## run A
// datapath
module datapath (
    part,
    clock,
    value,
    positive,
    reset,
    counter,
    result
);
Settings: LEC_CHECK=0, CAP_MARGIN=20, CORE_MARGIN=2, CORE_UTILIZATION=69, CTS_CLUSTER_SIZE=97, SLEW_MARGIN=20; clock period 38.6 ns.
run.sh (not shown) runs the stock make flow with config.mk's settings and CLKGATE_MAP_FILE=.
Both conditions hold for run A: the flow ran to the end and the final layout passed the timing, DRC and antenna checks.
What run B does differently from run A at the input level:
--- a/flow/config.mk
+++ b/flow/config.mk
@@ -9,4 +9,3 @@
 export CORE_MARGIN = 2
-export CORE_UTILIZATION = 69
-export CTS_CLUSTER_SIZE = 97
+export CORE_UTILIZATION = 27
 export SLEW_MARGIN = 20
==> flow/constraint.sdc <==
create_clock -name core_clock -period 40.9 [get_ports {clock}]
set_input_delay 8.1800 -clock core_clock [delete_from_list [all_inputs] [get_ports {clock}]]
set_output_delay 8.1800 -clock core_clock [all_outputs]
set_load 0.01 [all_outputs]
--- outcome ---
- Summary of run B over run A: design area fell 490 um2; area occupied by multi-input gates went down about 3%; via count of the first global-routing pass went down.
- On flip-flop and latch share of the layout cell area, run B and run A are neck and neck.
Relative to run B, the following input files were edited for run C:
--- a/flow/config.mk
+++ b/flow/config.mk
@@ -9,3 +9,3 @@
 export CORE_MARGIN = 2
-export CORE_UTILIZATION = 27
+export CORE_UTILIZATION = 66
 export SLEW_MARGIN = 20
==> flow/constraint.sdc <==
create_clock -name core_clock -period 34.3 [get_ports {clock}]
set_input_delay 6.8600 -clock core_clock [delete_from_list [all_inputs] [get_ports {clock}]]
set_output_delay 6.8600 -clock core_clock [all_outputs]
set_load 0.01 [all_outputs]
Findings:
From the logs: run C reached the end of the flow and failed the layout checks with negative setup slack. Run B was smaller in final cell area than run C. The length in cells of the worst reg-to-reg path reported for run C is smaller than that of run B by 1. Run C has less setup slack than run B. Run C vs. run B: via density per instance went up by 22%. Of the two values seen for end of the critical path, _66[14] was produced by run C and _66[15] by run B.
#### Input delta (run D over run C)
--- a/flow/config.mk
+++ b/flow/config.mk
@@ -9,3 +9,4 @@
 export CORE_MARGIN = 2
-export CORE_UTILIZATION = 66
+export CORE_UTILIZATION = 68
+export CTS_CLUSTER_SIZE = 100
 export SLEW_MARGIN = 20
==> flow/constraint.sdc <==
create_clock -name core_clock -period 38.5 [get_ports {clock}]
set_input_delay 7.7000 -clock core_clock [delete_from_list [all_inputs] [get_ports {clock}]]
set_output_delay 7.7000 -clock core_clock [all_outputs]
set_load 0.01 [all_outputs]
Findings:
- Run D | status: complete | timing, DRC, antenna: pass
- Measured against run C, the non-clock buffer count of run D comes out at 0.38 times the reference value.
- Run comparison: run D critical path capture point _66[12]; run C critical path capture point _66[14]
- The lower sequential share of layout area of run D and run C is in run C.
- Die boundary height: run D vs run C down 1.5%
--- input diff run D..run E ---
--- a/flow/config.mk
+++ b/flow/config.mk
@@ -8,5 +8,12 @@
 export CAP_MARGIN = 20
-export CORE_MARGIN = 2
-export CORE_UTILIZATION = 68
-export CTS_CLUSTER_SIZE = 100
-export SLEW_MARGIN = 20
+export CORE_MARGIN = 8
+export CORE_UTILIZATION = 48
+export CTS_CLUSTER_DIAMETER = 206
+export CTS_CLUSTER_SIZE = 80
+export GPL_ROUTABILITY_DRIVEN = 0
+export GPL_TIMING_DRIVEN = 0
+export MAX_ROUTING_LAYER = met4
+export PLACE_DENSITY = 0.38
+export SETUP_SLACK_MARGIN = -0.81
+export SLEW_MARGIN = 10
+export TNS_END_PERCENT = 10
[summary]
Run E ran in full, but the layout does not pass; the checks complain about negative setup slack.
Delta (run E minus run D): per-cell routed wire length now smaller; fraction of the cycle the final worst path needs now larger; multi-input gate count comparable.
Final cell utilization of the core ended up 26 points lower on run E than on run D.
Run E vs. run D: final setup slack of the worst path lost 1370 ps.
Run comparison: run E worst setup path startpoint value[5]; run D worst setup path startpoint value[4]
Delta (run E minus run D): net count reported at finish went down.

---

== lane 1 ==
The RTL this note starts from:
==> flow/design.v <==
module datapath (
    part,
    clock,
    value,
    positive,
    reset,
    counter,
    result
);
    input part;
    input clock;
    input [15:0] value;
    input positive;
    input reset;
    output [15:0] counter;
    output [15:0] result;
    wire [15:0] _65 = 16'b0000000000000000;
    wire [15:0] _64 = 16'b0000000000000000;
    wire _102;
    wire _100;
    wire _101;
    wire _103;
    wire [15:0] _104;
    wire _96;
    wire _92;
    wire _93;
    wire _90;
    wire _91;
    wire _94;
    wire _95;
    wire _97;
    wire [15:0] _98;
    wire _86;
    wire _84;
    wire _81;
    wire _82;
    wire _79;
    wire _80;
    wire _83;
    wire _85;
    wire _87;
    wire [15:0] _88;
    wire [41:0] _73 = 42'b000000000000000000000010100011110101110001;
    wire [25:0] _71 = 26'b00000000000000000000000000;
    wire [41:0] _72;
    wire [83:0] _74;
    wire [57:0] _75;
    wire [25:0] _70 = 26'b00000000000000000000000000;
    wire [83:0] _76;
    wire [15:0] _77;
    wire [15:0] _78;
    wire [15:0] _89;
    wire [15:0] _99;
    wire [15:0] _105;
    wire [15:0] _67 = 16'b0000000000000001;
    wire [15:0] _68;
    wire [15:0] _62 = 16'b0000000000000000;
    wire [15:0] _58 = 16'b0000000001100100;
    wire [41:0] _53 = 42'b000000000000000000000010100011110101110001;
    wire [25:0] _51 = 26'b00000000000000000000000000;
    wire [41:0] _52;
    wire [83:0] _54;
    wire [57:0] _55;
    wire [25:0] _50 = 26'b00000000000000000000000000;
    wire [83:0] _56;
    wire [15:0] _57;
    wire [31:0] _59;
    wire [15:0] _60;
    wire [15:0] _48 = 16'b0000000000110010;
    wire [15:0] _44 = 16'b0000000001100100;
    wire [41:0] _39 = 42'b000000000000000000000010100011110101110001;
    wire [25:0] _37 = 26'b00000000000000000000000000;
    wire [41:0] _38;
    wire [83:0] _40;
    wire [57:0] _41;
    wire [25:0] _36 = 26'b00000000000000000000000000;
    wire [83:0] _42;
    wire [15:0] _43;
    wire [31:0] _45;
    wire [15:0] _46;
    wire [15:0] _34;
    wire [15:0] _29 = 16'b0000000001100100;
    wire [41:0] _24 = 42'b000000000000000000000010100011110101110001;
    wire [25:0] _22 = 26'b00000000000000000000000000;
    wire [41:0] _23;
    wire [83:0] _25;
    wire [57:0] _26;
    wire [25:0] _21 = 26'b00000000000000000000000000;
    wire [83:0] _27;
    wire [15:0] _28;
    wire [31:0] _30;
    wire [15:0] _31;
    wire [15:0] _32;
    wire [15:0] _19 = 16'b0000000001100100;
    wire [15:0] _20;
    wire [15:0] _33;
    wire [15:0] _35;
    wire [15:0] _47;
    wire [15:0] _49;
    wire [15:0] _61;
    wire _63;
    wire [15:0] _69;
    wire _2;
    wire [15:0] _106;
    wire [15:0] _107;
    wire [15:0] _3;
    reg [15:0] _66;
    wire vdd = 1'b1;
    wire [15:0] _16 = 16'b0000000000000000;
    wire [15:0] _15 = 16'b0000000000000000;
    wire _6;
    wire [15:0] _137 = 16'b0000000000110010;
    wire [15:0] _133 = 16'b0000000001100100;
    wire [41:0] _128 = 42'b000000000000000000000010100011110101110001;
    wire [25:0] _126 = 26'b00000000000000000000000000;
    wire [41:0] _127;
    wire [83:0] _129;
    wire [57:0] _130;
    wire [25:0] _125 = 26'b00000000000000000000000000;
    wire [83:0] _131;
    wire [15:0] _132;
    wire [31:0] _134;
    wire [15:0] _135;
    wire [15:0] _123;
    wire [15:0] _118 = 16'b0000000001100100;
    wire [41:0] _113 = 42'b000000000000000000000010100011110101110001;
    wire [25:0] _111 = 26'b00000000000000000000000000;
    wire [41:0] _112;
    wire [83:0] _114;
    wire [57:0] _115;
    wire [25:0] _110 = 26'b00000000000000000000000000;
    wire [83:0] _116;
    wire [15:0] _117;
    wire [31:0] _119;
    wire [15:0] _120;
    wire [15:0] _8;
    wire [15:0] _121;
    wire [15:0] _108 = 16'b0000000001100100;
    wire [15:0] _109;
    wire [15:0] _122;
    wire _10;
    wire [15:0] _124;
    wire [15:0] _136;
    wire _12;
    wire [15:0] _138;
    wire [15:0] _13;
    reg [15:0] _18;
    assign _102 = _49 == _62;
    assign _100 = _18 == _62;
    assign _101 = ~ _100;
    assign _103 = _101 & _102;
    assign _104 = _103 ? _67 : _62;
    assign _96 = _49 < _18;
    assign _92 = _49 == _62;
    assign _93 = ~ _92;
    assign _90 = _18 == _62;
    assign _91 = ~ _90;
    assign _94 = _91 & _93;
    assign _95 = _94 & _10;
    assign _97 = _95 & _96;
    assign _98 = _97 ? _67 : _62;
    assign _86 = _18 < _49;
    assign _84 = ~ _10;
    assign _81 = _49 == _62;
    assign _82 = ~ _81;
    assign _79 = _18 == _62;
    assign _80 = ~ _79;
    assign _83 = _80 & _82;
    assign _85 = _83 & _84;
    assign _87 = _85 & _86;
    assign _88 = _87 ? _67 : _62;
    assign _72 = { _71, _8 };
    assign _74 = _72 * _73;
    assign _75 = _74[83:26];
    assign _76 = { _70, _75 };
    assign _77 = _76[15:0];
    assign _78 = _66 + _77;
    assign _89 = _78 + _88;
    assign _99 = _89 + _98;
    assign _105 = _99 + _104;
    assign _68 = _66 + _67;
    assign _52 = { _51, _49 };
    assign _54 = _52 * _53;
    assign _55 = _54[83:26];
    assign _56 = { _50, _55 };
    assign _57 = _56[15:0];
    assign _59 = _57 * _58;
    assign _60 = _59[15:0];
    assign _38 = { _37, _35 };
    assign _40 = _38 * _39;
    assign _41 = _40[83:26];
    assign _42 = { _36, _41 };
    assign _43 = _42[15:0];
    assign _45 = _43 * _44;
    assign _46 = _45[15:0];
    assign _34 = _18 + _32;
    assign _23 = { _22, _8 };
    assign _25 = _23 * _24;
    assign _26 = _25[83:26];
    assign _27 = { _21, _26 };
    assign _28 = _27[15:0];
    assign _30 = _28 * _29;
    assign _31 = _30[15:0];
    assign _32 = _8 - _31;
    assign _20 = _18 + _19;
    assign _33 = _20 - _32;
    assign _35 = _10 ? _34 : _33;
    assign _47 = _35 - _46;
    assign _49 = _12 ? _48 : _47;
    assign _61 = _49 - _60;
    assign _63 = _61 == _62;
    assign _69 = _63 ? _68 : _66;
    assign _2 = part;
    assign _106 = _2 ? _105 : _69;
    assign _107 = _12 ? _62 : _106;
    assign _3 = _107;
    always @(posedge _6) begin
        _66 <= _3;
    end
    assign _6 = clock;
    assign _127 = { _126, _124 };
    assign _129 = _127 * _128;
    assign _130 = _129[83:26];
    assign _131 = { _125, _130 };
    assign _132 = _131[15:0];
    assign _134 = _132 * _133;
    assign _135 = _134[15:0];
    assign _123 = _18 + _121;
    assign _112 = { _111, _8 };
    assign _114 = _112 * _113;
    assign _115 = _114[83:26];
    assign _116 = { _110, _115 };
    assign _117 = _116[15:0];
    assign _119 = _117 * _118;
    assign _120 = _119[15:0];
    assign _8 = value;
    assign _121 = _8 - _120;
    assign _109 = _18 + _108;
    assign _122 = _109 - _121;
    assign _10 = positive;
    assign _124 = _10 ? _123 : _122;
    assign _136 = _124 - _135;
    assign _12 = reset;
    assign _138 = _12 ? _137 : _136;
    assign _13 = _138;
    always @(posedge _6) begin
        _18 <= _13;
    end
    assign counter = _18;
    assign result = _66;
endmodule
Settings: LEC_CHECK=0, ABC_AREA=1, CAP_MARGIN=5, CELL_PAD_IN_SITES_DETAIL_PLACEMENT=1, CELL_PAD_IN_SITES_GLOBAL_PLACEMENT=3, CORE_ASPECT_RATIO=1.01, CORE_MARGIN=6, CORE_UTILIZATION=27, CTS_CLUSTER_DIAMETER=206, CTS_CLUSTER_SIZE=69, GPL_ROUTABILITY_DRIVEN=0, GPL_TIMING_DRIVEN=0, HOLD_SLACK_MARGIN=0.21, MAX_ROUTING_LAYER=met5, PLACE_DENSITY_LB_ADDON=0.01, SLEW_MARGIN=10, TNS_END_PERCENT=90; clock period 38.5 ns.
Modified inputs, lane 2 compared to lane 1
Settings: CAP_MARGIN changed from 5 to 20; PLACE_DENSITY_LB_ADDON removed (was 0.01); CELL_PAD_IN_SITES_GLOBAL_PLACEMENT removed (was 3); CTS_CLUSTER_SIZE removed (was 69); SLEW_MARGIN changed from 10 to 20; CORE_MARGIN changed from 6 to 2; ABC_AREA removed (was 1); CORE_ASPECT_RATIO removed (was 1.01); HOLD_SLACK_MARGIN removed (was 0.21); CTS_CLUSTER_DIAMETER removed (was 206); CELL_PAD_IN_SITES_DETAIL_PLACEMENT removed (was 1); TNS_END_PERCENT changed from 90 to 10; CORE_UTILIZATION changed from 27 to 40; MAX_ROUTING_LAYER removed (was met5); the clock period (ns, I/O delays scaled along) changed from 38.5 to 42.0.
Notes after the runs:
Per the comparison of lane 2 with lane 1, share of the core filled with cells moved up; chip width lower; layout buffering overhead excluding clock cells rose by 0.25 points.
_66[14] as the critical path endpoint was reported by lane 2, and _66[3] by lane 1.
Summary of lane 2 over lane 1: die size decreased 37000 um2, design area decreased about 6%.
Looking at post-layout net count, lane 2 sits below lane 1.
Going from lane 1 to lane 2, synthesized area shrank by a few percent.
[compare] base=lane 1 new=lane 2: worst slack at placement shrank by 170 ps, worst path setup slack after routing decreased by 460 ps relative to the old numbers.
Inputs modified between lane 2 and lane 3:
Settings: ABC_AREA now 1, previously not set; TNS_END_PERCENT now 15, was 10; CORE_ASPECT_RATIO now 1.24, previously not set; MAX_ROUTING_LAYER now met4, previously not set; GPL_ROUTABILITY_DRIVEN no longer set, was 0; CAP_MARGIN now 0, was 20; CORE_MARGIN now 6, was 2; CELL_PAD_IN_SITES_GLOBAL_PLACEMENT now 1, previously not set; PLACE_DENSITY_LB_ADDON now 0.14, previously not set.
--- outcome ---
- Compared with lane 2, in lane 3 final instance area moved up; utilization -0.94 points; count of plain and timing-repair buffers in the layout shows a reduction of 35%; highest clock rate grew by 0.00055 GHz.
